==> inputs of trial 46 <==
// SOBEL
module  SOBEL(clk,reset,busy,ready,iaddr,idata,cdata_rd,cdata_wr,caddr_rd,caddr_wr,cwr,crd,csel	);
	input clk,reset;
	input ready;
	input [7:0] idata;
	input [7:0] cdata_rd;
	output reg busy;
	output reg [16:0] iaddr;
	output reg [7:0] cdata_wr;
	output [15:0] caddr_rd;
	output reg [15:0] caddr_wr;
	output reg cwr;
	output crd;
	output reg [1:0] csel;
	assign caddr_rd = 16'd0;
	assign crd = 1'b0;
	localparam IDLE = 2'd0, READ = 2'd1, WRITE = 2'd2, DONE = 2'd3;
	reg [1:0] state;
	reg [3:0] count;
	reg [16:0] count_iaddr;    
	reg [16:0] w_count;        
	reg [71:0] pixel_value;    
	reg [7:0] sobel_x;
	wire [71:0] win = {idata, pixel_value[63:0]};
	wire [7:0] p0 = win[7:0],   p1 = win[15:8],  p2 = win[23:16];
	wire [7:0] p3 = win[31:24], p5 = win[47:40];
	wire [7:0] p6 = win[55:48], p7 = win[63:56], p8 = win[71:64];
	wire signed [11:0] gx = $signed({4'b0, p0}) + $signed({3'b0, p3, 1'b0}) + $signed({4'b0, p6})
	                      - $signed({3'b0, p5, 1'b0}) - $signed({4'b0, p2}) - $signed({4'b0, p8});
	wire signed [11:0] gy_r = $signed({4'b0, pixel_value[7:0]}) + $signed({3'b0, pixel_value[15:8], 1'b0}) + $signed({4'b0, pixel_value[23:16]})
	                        - $signed({3'b0, pixel_value[63:56], 1'b0}) - $signed({4'b0, pixel_value[55:48]}) - $signed({4'b0, pixel_value[71:64]});
	function [7:0] clamp(input signed [11:0] v);
		if (v > 255) clamp = 8'd255;
		else if (v < 0) clamp = 8'd0;
		else clamp = v[7:0];
	endfunction
	wire [8:0] temp_combine = sobel_x + cdata_wr + 9'd1;
	always @(posedge clk)
	begin
		if (reset) begin
			state <= IDLE;
			busy <= 1'b0;
			cwr <= 1'b0;
			csel <= 2'b00;
			count <= 4'd0;
			iaddr <= 17'd0;
			count_iaddr <= 17'd0;
			w_count <= 17'd0;
			caddr_wr <= 16'd0;
			cdata_wr <= 8'd0;
		end
		else begin
			case (state)
			IDLE: begin
				if (ready) begin
					busy <= 1'b1;
					state <= READ;
					count <= 4'd0;
					count_iaddr <= 17'd0;
					iaddr <= 17'd0;
					w_count <= 17'd0;
				end
			end
			READ: begin
				pixel_value[count*8 +: 8] <= idata;
				if (count == 4'd8) begin
  ...
Settings: LEC_CHECK=0, CAP_MARGIN=20, CORE_ASPECT_RATIO=0.93, CORE_MARGIN=9, CORE_UTILIZATION=26, CTS_CLUSTER_DIAMETER=203, SLEW_MARGIN=25; clock period 9.6 ns.
run.sh (not shown) runs the stock make flow with config.mk's settings and CLKGATE_MAP_FILE=.
==> trial 23: changes against trial 46 <==
Settings changed: ABC_AREA from default to 1, CAP_MARGIN 20 to 0, CELL_PAD_IN_SITES_DETAIL_PLACEMENT from default to 0, CELL_PAD_IN_SITES_GLOBAL_PLACEMENT from default to 0, CORE_ASPECT_RATIO 0.93 to default, CORE_MARGIN 9 to 5, CORE_UTILIZATION 26 to 40, CTS_CLUSTER_DIAMETER 203 to 300, GPL_TIMING_DRIVEN from default to 1, MAX_ROUTING_LAYER from default to met4, MIN_ROUTING_LAYER from default to met1, PLACE_DENSITY_LB_ADDON from default to 0.28, SETUP_SLACK_MARGIN from default to 2.82, SLEW_MARGIN 25 to 35, TNS_END_PERCENT from default to 90.
==> metrics.cfg <==
[placed_design]
placed_area_mm2 = 0.0137

[critical_path]
crit_path_max_fanout = 7
critPathMaxStageDelay_ns = 0.55
critPathCapture = iaddr[14]

[worst_hold_path]
worstHoldPathCells = 2

[global_route]
grt_util_met1_pct = 16.5
grt_max_degree = 75
antenna_found_initial = 1

[final_timing]
whs_ns = 0.461
relSlewSlack_pct = 31.1

[yosys]
synth_cells = 1416
logic_family = AND-OR/OR-AND gates

[floorplan]
die_area_mm2 = 0.0556

[run_status]
outcome = no timing/DRC/antenna violations

[cells_and_area]
logic_area_mm2 = 0.00800

Source of the figures above: trial 46

==> metrics.cfg <==
[run_status]
outcome = no timing/DRC/antenna violations

[final_timing]
whs_ns = 0.462

[worst_hold_path]
worstHoldPathCells = 1

[yosys]
synth_cells = 1753

[floorplan]
die_area_mm2 = 0.0360

[critical_path]
critPathCapture = iaddr[16]
critPathMaxStageDelay_ns = 0.36

[global_route]
grt_util_met1_pct = 25.6

[cells_and_area]
logic_area_mm2 = 0.00872

Source of the figures above: trial 23

